==> job 3656: inputs <==
==> flow/design.v <==
module vDFFE(clk, load, in, out);
  parameter n=1;
  input clk, load;
  input [n-1:0] in;
  output [n-1:0] out;
  reg [n-1:0] out;
  reg [n-1:0] vDFF_in;
  always@(*)
    vDFF_in = (load) ? in : out;
  always @(posedge clk)
    out <= vDFF_in;
endmodule
module shifter(in, shift, sout);
	input [15:0] in;
	input [1:0] shift;
	output reg [15:0] sout;
	always@(*) begin
		case(shift)
			2'b00: sout = in;
			2'b01: sout = in << 1;
			2'b10: sout = in >> 1;
			2'b11: begin
				sout = in >> 1;
				sout[15] = in[15];
			end
			default: sout = in;
		endcase
	end
endmodule
module ALU(Ain, Bin, ALUop, out, Z);
	input [15:0] Ain, Bin;
	input [1:0] ALUop;
	output reg Z;
	output reg [15:0] out;
	always@(*) begin
		casex(ALUop)
			2'b00: out = Ain + Bin;
			2'b01: out = Ain - Bin;
			2'b10: out = Ain & Bin;
			2'b11: out = ~Bin;
			default: out = 16'bxxxxxxxxxxxxxxxx;
		endcase
		Z = (out == 16'b0) ? 1'b1 : 1'b0;
	end
endmodule
module regfile(data_in, writenum, write, readnum, clk, data_out);
	input [15:0] data_in;
	input [2:0] writenum, readnum;
	input write, clk;
	output reg [15:0] data_out;
	reg [7:0] writenum_out, readnum_out;
	reg [15:0] R0, R1, R2, R3, R4, R5, R6, R7;
	always@(*) begin
		writenum_out = 8'b0;
		case(writenum)
			3'b000: writenum_out[0] = 1'b1;
			3'b001: writenum_out[1] = 1'b1;
			3'b010: writenum_out[2] = 1'b1;
			3'b011: writenum_out[3] = 1'b1;
			3'b100: writenum_out[4] = 1'b1;
			3'b101: writenum_out[5] = 1'b1;
			3'b110: writenum_out[6] = 1'b1;
			3'b111: writenum_out[7] = 1'b1;
			default: writenum_out = 8'b0;
		endcase
	end
	always@(posedge clk) begin
		if(write) begin
			case(writenum_out)
				8'b00000001: R0 <= data_in;
				8'b00000010: R1 <= data_in;
				8'b00000100: R2 <= data_in;
				8'b00001000: R3 <= data_in;
				8'b00010000: R4 <= data_in;
				8'b00100000: R5 <= data_in;
				8'b01000000: R6 <= data_in;
				8'b10000000: R7 <= data_in;
				default: {R0, R1, R2, R3, R4, R5, R6, R7} <= {8'b0, 8'b0, 8'b0, 8'b0, 8'b0, 8'b0, 8'b0, 8'b0};
			endcase
		end
	end
	always@(*) begin
		readnum_out = 8'b0;
		case(readnum)
			3'b000: readnum_out[0] = 1'b1;
			3'b001: readnum_out[1] = 1'b1;
			3'b010: readnum_out[2] = 1'b1;
			3'b011: readnum_out[3] = 1'b1;
			3'b100: readnum_out[4] = 1'b1;
			3'b101: readnum_out[5] = 1'b1;
			3'b110: readnum_out[6] = 1'b1;
			3'b111: readnum_out[7] = 1'b1;
			default: readnum_out = 8'b0;
		endcase
	end
	always@(*) begin
		case(readnum_out)
			8'b00000001: data_out = R0;
			8'b00000010: data_out = R1;
			8'b00000100: data_out = R2;
			8'b00001000: data_out = R3;
			8'b00010000: data_out = R4;
			8'b00100000: data_out = R5;
			8'b01000000: data_out = R6;
			8'b10000000: data_out = R7;
			default: data_out = 16'b0;
		endcase
	end
endmodule
module datapath(clk,readnum,vsel,loada,loadb,shift,asel,bsel,ALUop,loadc,loads,writenum,write,mdata,PC,sximm5,sximm8,Z_out,datapath_out);
  input clk;
  input [2:0] readnum, writenum;
  input [1:0] ALUop, shift;
  input write, loada, loadb, asel, bsel, loadc, loads;
  input [1:0] vsel;
  input [15:0] sximm5, sximm8, mdata;
  input [7:0] PC;
  output [15:0] datapath_out;
  output [2:0] Z_out;
  wire [15:0] data_out;
  wire [15:0] out;
  wire [15:0] sout;
  wire Z;
  wire [15:0] in;
  wire [15:0] in_loadA;
  wire [15:0] datapath_out;
  wire [2:0] Z_out;
  reg [15:0] data_in;
  reg [15:0] Ain;
  reg [15:0] Bin;
  reg [2:0] status_in;
  regfile REGFILE(.data_in(data_in),.writenum(writenum),.write(write),.readnum(readnum),.clk(clk),.data_out(data_out));
  ALU U2(.Ain(Ain),.Bin(Bin),.ALUop(ALUop),.out(out),.Z(Z));
  shifter U1(.in(in),.shift(shift),.sout(sout));
  always@(*)begin   
    case(vsel)
      2'b00: data_in = datapath_out;
      2'b01: data_in = {8'b0, PC};
      2'b10: data_in = sximm8;
      2'b11: data_in = mdata;
      default: data_in = 16'b0;
    endcase
  end
  always@(*)begin
    if(asel == 1'b1)  
      Ain = 16'b0000000000000000;
    else
      Ain = in_loadA;
  end
  always@(*)begin
    if(bsel == 1'b1)  
      Bin = sximm5;
    else
      Bin = sout;
  end
  always@(*) begin
    status_in[2] = (Ain[15]^Bin[15]) ? 0 : (out[15]^Ain[15]);
    status_in[1] = out[15];
    status_in[0] = Z;
  end
  vDFFE #(16) A(clk, loada, data_out, in_loadA);
  vDFFE #(16) B(clk, loadb, data_out, in);
  vDFFE #(16) C(clk, loadc, out, datapath_out);
  vDFFE #(3) STATUS(clk, loads, status_in, Z_out);
endmodule
module cpu(clk, reset, s, load, in, out, N, V, Z, w);
    input clk, reset, s, load;
    input [15:0] in;
    output [15:0] out;
    output reg N, V, Z, w;
    parameter Swait = 4'b0000, Sdecode = 4'b0001, SgetA = 4'b0010, SgetB = 4'b0011, Swrite = 4'b0100, Srewrite = 4'b0101, Salu = 4'b0110, Sshift = 4'b0111, Sloadout = 4'b1000;
    wire [15:0] decoder_in;
    reg [1:0] op, shift;
    reg [15:0] sximm5, sximm8;
    reg [2:0] opcode, readnum, writenum;
    reg [3:0] state;
    reg [2:0] nsel;
    reg [1:0] vsel;
    reg loada, loadb, asel, bsel, loadc, loads, write;
    wire [2:0] Z_out;
    vDFFE #(16) Instruct_Reg(clk, load, in, decoder_in);
    always@(*) begin
        op = decoder_in[12:11];
        sximm5 = { {11{decoder_in[4]}}, decoder_in[4:0] };
        sximm8 = { {8{decoder_in[7]}}, decoder_in[7:0] };
        shift = decoder_in[4:3];
        opcode = decoder_in[15:13];
    end
    always@(*)begin
       case(nsel)
            3'b001: begin
                readnum = decoder_in[2:0];
                writenum = decoder_in[2:0];
            end  
            3'b010: begin
                readnum = decoder_in[7:5];
                writenum = decoder_in[7:5];
            end  
            3'b100: begin
                readnum = decoder_in[10:8];
                writenum = decoder_in[10:8];
            end  
            default: {readnum, writenum} = 3'b0;
        endcase 
    end
    reg [3:0] state_t;
    reg w_t;
    reg [2:0] nsel_t;
    reg [1:0] vsel_t;
    reg loada_t, loadb_t, asel_t, bsel_t, loadc_t, loads_t, write_t;
    always @(posedge clk) begin
        {state_t, w_t, nsel_t, vsel_t} = {state, w, nsel, vsel};
        {loada_t, loadb_t, asel_t, bsel_t, loadc_t, loads_t, write_t} = {loada, loadb, asel, bsel, loadc, loads, write};
        if(reset == 1'b1) {w_t, state_t} = {1'b1, Swait};
        else begin
            case(state_t)
                Sdecode: begin
                    if(opcode == 3'b110 && op == 2'b10) {w_t, state_t} = {1'b0, Swrite};
                    else {w_t, state_t} = {1'b0, SgetA};
                end
                Swrite: state_t = Swait;
                Swait: begin 
                    state_t = (s == 1'b1) ? Sdecode : Swait;
                    w_t = ~s;
                end
                SgetA: state_t = SgetB;
                SgetB: begin
                    if(opcode == 3'b110 && op == 2'b0) state_t = Sshift;
                    else if(opcode == 3'b101) state_t = Salu;
                end
                Salu: state_t = Sloadout;
                Sshift: state_t = Sloadout;
                Sloadout: state_t = Srewrite;
                Srewrite: state_t = Swait;
                default: {state_t, w_t} = {Swait, 1'b1};
            endcase
        end
        case(state_t)
            SgetA: {nsel_t, loada_t, loadb_t} = {3'b100, 1'b1, 1'b0};
            SgetB: {nsel_t, loadb_t, loada_t} = {3'b001, 1'b1, 1'b0};
            Salu: {asel_t, bsel_t} = {1'b0, 1'b0};
            Sshift: {asel_t, bsel_t} = {1'b1, 1'b0};
            Sloadout: {loadc_t, loads_t} = {1'b1, 1'b1};
            Srewrite: {vsel_t, nsel_t, write_t} = {2'b0, 3'b010, 1'b1};
            Swrite: {vsel_t, nsel_t, write_t} = {2'b10, 3'b100, 1'b1};
            default: begin 
                {nsel_t, vsel_t} = {3'b0, 2'b0};
                {loada_t, loadb_t, loadc_t, loads_t, asel_t, bsel_t, write_t} = 1'b0;
            end
        endcase
        {state, w, nsel, vsel} <= {state_t, w_t, nsel_t, vsel_t};
        {loada, loadb, asel, bsel, loadc, loads, write} <= {loada_t, loadb_t, asel_t, bsel_t, loadc_t, loads_t, write_t};
    end
    datapath DP(
        .clk(clk), 
        .readnum(readnum), 
        .vsel(vsel), 
        .loada(loada), 
        .loadb(loadb), 
        .shift(shift),
        .asel(asel),
        .bsel(bsel),
        .ALUop(op),
        .loadc(loadc),
        .loads(loads),
        .writenum(writenum),
        .write(write),
        .mdata(16'b0),
        .PC(8'b0),
        .sximm5(sximm5),
        .sximm8(sximm8),
        .Z_out(Z_out),
        .datapath_out(out)
    );
    always @(*) begin
        V = Z_out[2];
        N = Z_out[1];
        Z = Z_out[0];
    end
endmodule
==> flow/run.sh <==
#!/bin/bash
# the make line also repeats each setting of config.mk as NAME=value (left out here)
make -C /OpenROAD-flow-scripts/flow DESIGN_CONFIG=/design/flow/config.mk WORK_HOME=/design/flow/orfs CLKGATE_MAP_FILE= finish
==> flow/config.mk <==
export PLATFORM = sky130hd
export DESIGN_NAME = cpu
export DESIGN_NICKNAME = cpu
export VERILOG_FILES = /design/flow/design.v
export SDC_FILE = /design/flow/constraint.sdc
export NUM_CORES = 4
export LEC_CHECK = 0
export ABC_AREA = 1
export CAP_MARGIN = 15
export CELL_PAD_IN_SITES_GLOBAL_PLACEMENT = 1
export CORE_MARGIN = 2
export CORE_UTILIZATION = 69
export CTS_CLUSTER_SIZE = 30
export MAX_ROUTING_LAYER = met5
export PLACE_DENSITY_LB_ADDON = 0.16
export SETUP_SLACK_MARGIN = 1.56
export SLEW_MARGIN = 20
export TNS_END_PERCENT = 20
==> flow/constraint.sdc <==
create_clock -name core_clock -period 8.0 [get_ports {clk}]
set_input_delay 1.6000 -clock core_clock [delete_from_list [all_inputs] [get_ports {clk}]]
set_output_delay 1.6000 -clock core_clock [all_outputs]
set_load 0.01 [all_outputs]
==> job 3497: changes against job 3656 <==
- CAP_MARGIN: 15 -> 20
- CELL_PAD_IN_SITES_GLOBAL_PLACEMENT: 1 -> default
- CORE_ASPECT_RATIO: default -> 0.93
- CORE_UTILIZATION: 69 -> 72
- CTS_CLUSTER_DIAMETER: default -> 27
- CTS_CLUSTER_SIZE: 30 -> default
- GPL_ROUTABILITY_DRIVEN: default -> 1
- GPL_TIMING_DRIVEN: default -> 1
- MAX_ROUTING_LAYER: met5 -> met4
- MIN_ROUTING_LAYER: default -> met1
- PLACE_DENSITY: default -> 0.39
- PLACE_DENSITY_LB_ADDON: 0.16 -> default
- SETUP_SLACK_MARGIN: 1.56 -> 0.8
- TNS_END_PERCENT: 20 -> 100
==> flow/constraint.sdc (replaced) <==
create_clock -name core_clock -period 3.34 [get_ports {clk}]
set_input_delay 0.6680 -clock core_clock [delete_from_list [all_inputs] [get_ports {clk}]]
set_output_delay 0.6680 -clock core_clock [all_outputs]
set_load 0.01 [all_outputs]
==> results <==
quantity                                                                             job 3497                   job 3656
Net count after synthesis                                                               1,043                      1,043
Die Outline Area                                                                  0.0151 mm^2                0.0158 mm^2
Outcome                                                                        did not finish             did not finish
Last stage reached                                                                    5_1_grt       3_1_place_gp_skip_io
XOR-XNOR Cells, Area Fraction                                                           1.37%                      1.37%
Core area                                                                         0.0137 mm^2                0.0145 mm^2
Vertical die dimension                                                                 119 um                     126 um
Asr flop ratio synth                                                                       0%                         0%
Multiplexer share                                                                      0.491%                     0.491%
Cell type contributing the most total cell area after synthesis     sky130_fd_sc_hd__edfxtp_1  sky130_fd_sc_hd__edfxtp_1
FP Rows                                                                                    41                         44
Portion of synthesized cell area occupied by the leading cell type                      58.6%                      58.6%
Post-synthesis register bit count                                                         213                        213
Number of unique standard cell types used by synthesis                                     46                         46
Floorplan die width                                                                    127 um                     126 um
Most used flip-flop cell after synthesis                            sky130_fd_sc_hd__edfxtp_1  sky130_fd_sc_hd__edfxtp_1
Initial standard-cell utilization of the core                                           74.4%                      70.4%
